build 53:
## SingleCycle_Top
module SingleCycle_Top
(
	input				CLK	,
	input				RST	,
	output [9:0]	IMEM_ADDR	,
	input	 [15:0]	IMEM_RDATA	,
	output [9:0]	DMEM_ADDR	,
	output [15:0]	DMEM_WDATA	,
	output			DMEM_WE		,
	input	 [15:0]	DMEM_RDATA
);
For scale: roughly 4,800 cells after synthesis, roughly 540 flip-flops, ~71 I/O pins, roughly 33,000 sq um of cells after synthesis.
clock: 10.8 ns
lec_check: 0
abc_area: 1
cap_margin: 25
core_aspect_ratio: 1.81
core_margin: 8
core_utilization: 36
cts_cluster_diameter: 389
cts_cluster_size: 21
gpl_routability_driven: 0
gpl_timing_driven: 0
hold_slack_margin: 0.27
min_routing_layer: met2
place_density_lb_addon: 0.24
slew_margin: 25
tns_end_percent: 75
run.sh (not shown) runs the stock make flow with config.mk's settings and CLKGATE_MAP_FILE=.
Run status, build 53: aborted in global routing, error GRT-0116
Here is what was changed in the inputs of build 96 compared with build 53.
Settings: CORE_UTILIZATION changed from 36 to 57; CAP_MARGIN changed from 25 to 20; GPL_TIMING_DRIVEN removed (was 0); CTS_CLUSTER_DIAMETER removed (was 389); HOLD_SLACK_MARGIN removed (was 0.27); CORE_ASPECT_RATIO removed (was 1.81); TNS_END_PERCENT removed (was 75); CTS_CLUSTER_SIZE removed (was 21); GPL_ROUTABILITY_DRIVEN removed (was 0); MIN_ROUTING_LAYER removed (was met2); ABC_AREA removed (was 1); SETUP_SLACK_MARGIN newly set to 2.24; SLEW_MARGIN changed from 25 to 20; PLACE_DENSITY_LB_ADDON removed (was 0.24); CORE_MARGIN changed from 8 to 2; the clock period (ns, I/O delays scaled along) changed from 10.8 to 8.14.
Relative to build 53, the pre-CTS worst setup slack of build 96 is lower by 0.35 ns. [compare] base=build 53 new=build 96: xor/xnor cell area share of the yosys netlist saw little to no change, port buffer count saw an increase. From build 53 to build 96 the numbers moved as follows: share of synthesized cell area in and, or, nand and nor gates went down; die size went down; chip area from the yosys synthesis statistics went up. Build 96 vs build 53 — quantity of gates resized following cts climbed by more than 100%. Of build 96 and build 53, none finishes clean. Build 96 is listed as incomplete: the tool reported an error in global routing and the run ended there. [compare] base=build 53 new=build 96: cell area after synthesis increased by 410 sq um relative to the old numbers, floorplan core density increased by 21 points relative to the old numbers, synthesized cell count decreased by 15% relative to the old numbers.
> inputs changed (build 96 -> build 90)
Settings: SETUP_SLACK_MARGIN: 2.24 -> unset; CORE_UTILIZATION: 57 -> 40; the clock period (ns, I/O delays scaled along): 8.14 -> 15.6.
--- outcome ---
Build 90 completed; timing, DRC and antenna clean
As far as number of enable-type register cells in the synthesized netlist goes, build 96 and build 90 are indistinguishable; the numbers are identical.
As far as number of buffers added on ports goes, build 90 and build 96 are indistinguishable; the numbers are identical.
| core area | build 90 vs build 96 | worse |
Row post-cts repair resize count: build 90 lower / build 96 higher
Build 90 -> build 96: synthesized area divided by synthesized cell count flat
Deepest level of the CTS H-tree for build 90 is higher than for build 96.
From build 96 to build 90, simple-gate area share of the yosys netlist did not move at all.
Comparing floorplan utilization for build 90 and build 96, the bigger number came from build 96.
Input-level comparison between build 77 and build 90:
Settings: CORE_UTILIZATION: 40 -> 72; ABC_AREA: unset -> 1; the clock period (ns, I/O delays scaled along): 15.6 -> 3.42.
[summary]
- Looking at pre-CTS worst setup slack, build 77 sits 4.66 ns lower than build 90 does.
- Going from build 90 to build 77, the compound-cell area share of the yosys netlist was found to have gone down by 5.4 points.
- Part of the Yosys area used for sequential elements for build 77: 0.50 points up relative to build 90
- Area fraction in mux cells ends up higher on build 90.
- Between build 90 and build 77, the flow reports number of standard cells reported by yosys increasing by more than 10%.
- The remaining runs in build 90 and build 77 completed every stage, whereas build 77 halted early.
- Post-synthesis instance area ends up higher on build 90.
Relative to build 77, the following input files were edited for build 23:
Settings: a change of CORE_UTILIZATION from 72 to 50; a deleted ABC_AREA that had been 1; a change of the clock period (ns, I/O delays scaled along) from 3.42 to 8.66.
Notes after the runs:
- Build 23 had finished all stages when the layout checks came back failing, citing negative setup slack.
- Status(build 77) = ERROR, stage = clock tree synthesis
- Comparing per-instance average area after synthesis for build 77 and build 23, the smaller number came from build 77.
- Build 23 ends up with a multiplexer area fraction after synthesis that is 2.6 points higher than in build 77.
- Relative to build 77, the yosys cell count measured on build 23 has decreased by more than 10%.
- Build 23: final RePlAce weighted congestion about 17% below build 77
- On area of the die: between build 77 and build 23, it ends up higher for build 23.
- Looking at core area across build 77 and build 23, the one that comes out lower is build 77.
- Looking at post-synthesis instance area across build 77 and build 23, the one that comes out higher is build 23.
Relative to build 23, the following input files were edited for build 38:
Settings: swapping 50 for 40 in CORE_UTILIZATION; putting SETUP_SLACK_MARGIN at 0.19 where nothing was set; putting HOLD_SLACK_MARGIN at 0.29 where nothing was set; putting ABC_AREA at 1 where nothing was set; swapping 8.66 for 16.0 in the clock period (ns, I/O delays scaled along).
==> comparison <==
Build 38 completed end to end with timing, DRC and antenna clean. | final wirelength | build 38 vs build 23 | better |. Sort build 23 and build 38 by number of non-filler instances in the completed layout asc -> top: build 23. Taking build 23 as the reference, in build 38 mux cell area share after synthesis decreased 2.6 points, sum of routed wire segments on met1 increased about 4%, chip height saw an increase, synthesized area lower, maximum level of the CTS H-tree picked up an extra 1. Diff build 23 -> build 38: number of primary I/O pins comparable; mean area per synthesized cell fell by about 16%; via count of the first global-routing pass moved down; post-route core utilization lost 24 points.
